== run 1 ==
## Final_AXI_to_APB_Bridge
module Final_AXI_to_APB_Bridge #(
    parameter AXI_ADDR_WIDTH    = 32,
    parameter AXI_DATA_WIDTH    = 32,
    parameter AXI_MAX_BURST_LEN = 8,
    parameter AXI_BURST_WIDTH   = 2,
    parameter AXI_SIZE_WIDTH    = 3,
    parameter APB_ADDR_WIDTH    = 32,
    parameter APB_DATA_WIDTH    = 32
)(
    input  [AXI_ADDR_WIDTH-1:0]    AWADDR,
    input  [AXI_BURST_WIDTH-1:0]   AWBURST,
    input  [AXI_MAX_BURST_LEN-1:0] AWLEN,
    input                          AWVALID,
    output                         AWREADY,
    input  [AXI_ADDR_WIDTH-1:0]    ARADDR,
    input  [AXI_BURST_WIDTH-1:0]   ARBURST,
    input  [AXI_MAX_BURST_LEN-1:0] ARLEN,
    input                          ARVALID,
    output                         ARREADY,
    input  [AXI_DATA_WIDTH-1:0]    WDATA,
    input                          WVALID,
    input                          WLAST,
    input  [AXI_DATA_WIDTH/8-1:0]  WSTRB,
    output                         WREADY,
    output [AXI_DATA_WIDTH-1:0]    RDATA,
    output [1:0]                   RRESP,
    output                         RVALID,
    output                         RLAST,
    input                          RREADY,
    output [1:0]                   BRESP,
    output                         BVALID,
    input                          BREADY,
    input                          ACLK,
    input                          ARESETn,
    output [APB_ADDR_WIDTH-1:0]    PADDR,
    output                         PWRITE,
    output                         PSEL1,
    output                         PSEL2,
    output                         PSEL3,
    output                         PSEL4,
    output                         PENABLE,
    output [APB_DATA_WIDTH-1:0]    PWDATA,
    input  [APB_DATA_WIDTH-1:0]    PRDATA,
    input                          PREADY
);
For scale: ~280 flip-flops, roughly 270 I/O pins.
Settings: LEC_CHECK=0, CAP_MARGIN=20, CORE_MARGIN=2, CORE_UTILIZATION=72, CTS_CLUSTER_DIAMETER=242, CTS_CLUSTER_SIZE=30, HOLD_SLACK_MARGIN=-0.07, PLACE_DENSITY=0.6, SLEW_MARGIN=20; clock period 4.35 ns.
run.sh (not shown) runs the stock make flow with config.mk's settings and CLKGATE_MAP_FILE=.
Run 1 | ERROR | 4_1_cts
Modified inputs, run 2 compared to run 1
Settings: CORE_UTILIZATION now 61, was 72; CTS_CLUSTER_SIZE no longer set, was 30; CTS_CLUSTER_DIAMETER no longer set, was 242; HOLD_SLACK_MARGIN no longer set, was -0.07; the clock period (ns, I/O delays scaled along) now 6.12, was 4.35.
Findings:
Run 2 ran to completion and came out clean on the timing, DRC and antenna checks. Diff run 1..run 2 | area after synthesis | unchanged. Run 2 vs run 1 on setup slack at placement: run 2 is the higher one. The floorplan die area number comes out lower for run 1 vs run 2. Compared with run 1, in run 2 half-perimeter wire length after placement fell 12 mm; floorplan utilization fell 11 points; height of the chip rose 8.4%. Taking run 2 over run 1, the final RePlAce weighted congestion ratio works out to 0.905. For horizontal die size, dividing the value from run 2 by the value from run 1 gives 1.08.
Modified inputs, run 3 compared to run 2
Settings: TNS_END_PERCENT: unset -> 5; ABC_AREA: unset -> 1; the clock period (ns, I/O delays scaled along): 6.12 -> 3.54.
==> results <==
- Run 3 had finished all stages when the layout checks came back failing, citing setup timing.
- Run 3 ends up with a number of cells traversed by the worst register-to-register path that is 7 higher than in run 2.
- Of the two candidates, run 2 has the better total routed wirelength and run 3 the worse one.
- Post-synthesis instance area (run 3 / run 2): 1.16
Relative to run 3, the following input files were edited for run 4:
Settings: changing CORE_UTILIZATION from 61 to 58; removing ABC_AREA (formerly 1); removing PLACE_DENSITY (formerly 0.6); removing TNS_END_PERCENT (formerly 5); setting SETUP_SLACK_MARGIN to -0.34 for the first time; changing the clock period (ns, I/O delays scaled along) from 3.54 to 4.07.
[summary]
- Routed length on met2 went down by more than a quarter going from run 3 to run 4.
- Run 4 finished all stages; however, its layout fails the closing checks, the failures being setup timing.
- A beginning of the critical path of ARLEN[0] is what run 4 shows, while Length_Of_Burst_Manager_read[5] belongs to run 3.
- Summary of run 4 over run 3: areal power density over the cells dropped 26%; post-synthesis cell type count climbed 18.
Input-level comparison between run 5 and run 4:
Settings: SETUP_SLACK_MARGIN: -0.34 -> 1.03; CORE_UTILIZATION: 58 -> 65.
Results
Stage in which a tool error killed run 5: 5_1_grt. Cmp run 5 and run 4 / number of rows created at floorplan / lower: run 5. Run 5 reports a lower number of H-tree branching levels than run 4 does. Die: run 5 smaller than run 4.
No activity file was given, so power comes from the tool's default toggle rates.
